## red
## finalproject
module finalproject(clk, rst, rows, LEDs, columns, signalout, ss1, ss2, ss3, ss4, ss5, ss6);
input [3:0] rows;  
input clk;  
input rst;  
output [9:0] LEDs;  
output [3:0] columns;  
output signalout;  
output [6:0] ss1, ss2, ss3, ss4, ss5, ss6;  
wire [31:0] countlow, counthigh;  
keypadwithtones kwt(.rows(rows), .clk(clk), .rst(rst), .LEDs(LEDs), .columns(columns), .countlow(countlow), .counthigh(counthigh));
rotatingdisplay rd(.clk(clk), .rst(rst), .ss1(ss1), .ss2(ss2), .ss3(ss3), .ss4(ss4), .ss5(ss5), .ss6(ss6));
toneprocessor tp(.clk(clk), .rst(rst), .countlow(countlow), .counthigh(counthigh), .signalout(signalout));
endmodule
Size: roughly 2700 cells after synthesis, ~330 flip-flops, roughly 18000 sq um of cells after synthesis.
clock: 5.08 ns
lec_check: 0
abc_area: 1
cap_margin: 20
core_aspect_ratio: 1.78
core_margin: 2
core_utilization: 71
place_density: 0.36
setup_slack_margin: 0.61
slew_margin: 20
run.sh (not shown) runs the stock make flow with config.mk's settings and CLKGATE_MAP_FILE=.
Edits applied to the flow inputs when going from red to blue:
==> flow/config.mk <==
export PLATFORM = sky130hd
export DESIGN_NAME = finalproject
export DESIGN_NICKNAME = finalproject
export VERILOG_FILES = /design/flow/design.v
export SDC_FILE = /design/flow/constraint.sdc
export NUM_CORES = 4
export LEC_CHECK = 0
export ABC_AREA = 0
export CAP_MARGIN = 20
export CORE_MARGIN = 2
export CORE_UTILIZATION = 22
export CTS_CLUSTER_DIAMETER = 49
export CTS_CLUSTER_SIZE = 68
export GPL_ROUTABILITY_DRIVEN = 0
export MAX_ROUTING_LAYER = met4
export PLACE_DENSITY_LB_ADDON = 0.08
export SETUP_SLACK_MARGIN = -0.08
export SLEW_MARGIN = 20
==> flow/constraint.sdc <==
create_clock -name core_clock -period 5.8 [get_ports {clk}]
set_input_delay 1.1600 -clock core_clock [delete_from_list [all_inputs] [get_ports {clk}]]
set_output_delay 1.1600 -clock core_clock [all_outputs]
set_load 0.01 [all_outputs]
Notes after the runs:
- Taking red as the reference point, the non-clock buffer count of blue rises by 6.
- For blue, the standard cell with the maximum stage delay on the critical path was sky130_fd_sc_hd__or3_1, unlike red, where it was sky130_fd_sc_hd__nor2_4.
- Measured against blue, the number of vias after detailed routing of red comes out at 1.2 times the reference value.
- blue vs red: cell count after synthesis down by more than a quarter
- Between red and blue, final critical path time including I/O delays and setup is higher for blue, red comes in under that.
- Compared with red, blue shows a static leakage power that is about 18% lower.
- Between red and blue, first-pass GRT wire length is higher for blue, red comes in under that.
- blue vs. red: final cell count without fillers went down by 31.
> inputs changed (blue -> green)
==> flow/config.mk <==
export PLATFORM = sky130hd
export DESIGN_NAME = finalproject
export DESIGN_NICKNAME = finalproject
export VERILOG_FILES = /design/flow/design.v
export SDC_FILE = /design/flow/constraint.sdc
export NUM_CORES = 4
export LEC_CHECK = 0
export CAP_MARGIN = 20
export CORE_MARGIN = 2
export CORE_UTILIZATION = 72
export CTS_CLUSTER_SIZE = 47
export PLACE_DENSITY = 0.67
export SLEW_MARGIN = 20
==> flow/constraint.sdc <==
create_clock -name core_clock -period 3.23 [get_ports {clk}]
set_input_delay 0.6460 -clock core_clock [delete_from_list [all_inputs] [get_ports {clk}]]
set_output_delay 0.6460 -clock core_clock [all_outputs]
set_load 0.01 [all_outputs]
--- outcome ---
STATUS run=green STAGES=ALL_DONE FINAL_CHECKS=FAILED CAUSE=negative setup slack
Going from blue to green, the data required time at the worst endpoint was found to have gone down by 2710 ps.
Comparing blue and green, number of search-and-repair iterations in the first detailed-routing pass is lower on blue.
Delta (green minus blue): number of fillers in the final layout went down, combinational power share went up, fmax rose by about 17%.
Relative to blue, final period utilization has increased by 38 points in green.
From blue to green the numbers moved as follows: total setup violations reported at the end of the flow increased by 36 relative to the old numbers; worst hold margin went up; total power now sits higher.
Non-clock buffer count for green is higher than for blue.
> inputs changed (green -> orange)
diff --git a/flow/config.mk b/flow/config.mk
--- a/flow/config.mk
+++ b/flow/config.mk
@@ -8,6 +8,4 @@
 export CAP_MARGIN = 20
 export CORE_MARGIN = 2
-export CORE_UTILIZATION = 72
-export CTS_CLUSTER_SIZE = 47
-export PLACE_DENSITY = 0.67
+export CORE_UTILIZATION = 66
 export SLEW_MARGIN = 20
==> flow/constraint.sdc <==
create_clock -name core_clock -period 3.32 [get_ports {clk}]
set_input_delay 0.6640 -clock core_clock [delete_from_list [all_inputs] [get_ports {clk}]]
set_output_delay 0.6640 -clock core_clock [all_outputs]
set_load 0.01 [all_outputs]
==> comparison <==
Across green and orange, no clean finish was achieved.
Nothing crashed in green and all stages finished; the problem is that the final layout failed, the offending checks being negative setup slack.
Combinational group share of total power: orange < green
Of orange and green, it is orange that has the lower logic share of the area.
Cmp green and orange / count of cells resized by post-cts repair / lower: green
Taking green as the reference point, the cell count of orange rises by 1.3%.
Relative to green, the cell area reported after detailed placement of orange is lower by about 0.46%.
orange — worst setup margin 280 ps higher, green as reference
Fmax: orange above green
Input-level comparison between purple and orange:
diff --git a/flow/config.mk b/flow/config.mk
--- a/flow/config.mk
+++ b/flow/config.mk
@@ -8,4 +8,6 @@
 export CAP_MARGIN = 20
 export CORE_MARGIN = 2
-export CORE_UTILIZATION = 66
+export CORE_UTILIZATION = 70
+export CTS_CLUSTER_SIZE = 36
+export SETUP_SLACK_MARGIN = 0.47
 export SLEW_MARGIN = 20
Findings:
purple: number of buffers inserted to repair setup after CTS 51 above orange
The log for purple ends in global routing (5_1_grt) with error DPL-0038, so the run never completed.
Compared with orange, in purple horizontal extent of the die dropped about 2.8%; placeable core region dropped 1600 sq um; global placement routability congestion climbed about 2.4%; minimum setup slack after placement climbed 100 ps.
Synthesized area: purple vs orange identical
purple vs orange: total cell area at the placement stage up slightly
purple vs. orange: chip area lower, TritonCTS buffer count has decreased.
Between orange and purple, the flow reports standard-cell row count decreasing by a few percent.
Comparing the two runs side by side, purple comes out behind orange on detailed placer's ending HPWL.
Power is estimated from default activity; no workload was simulated.
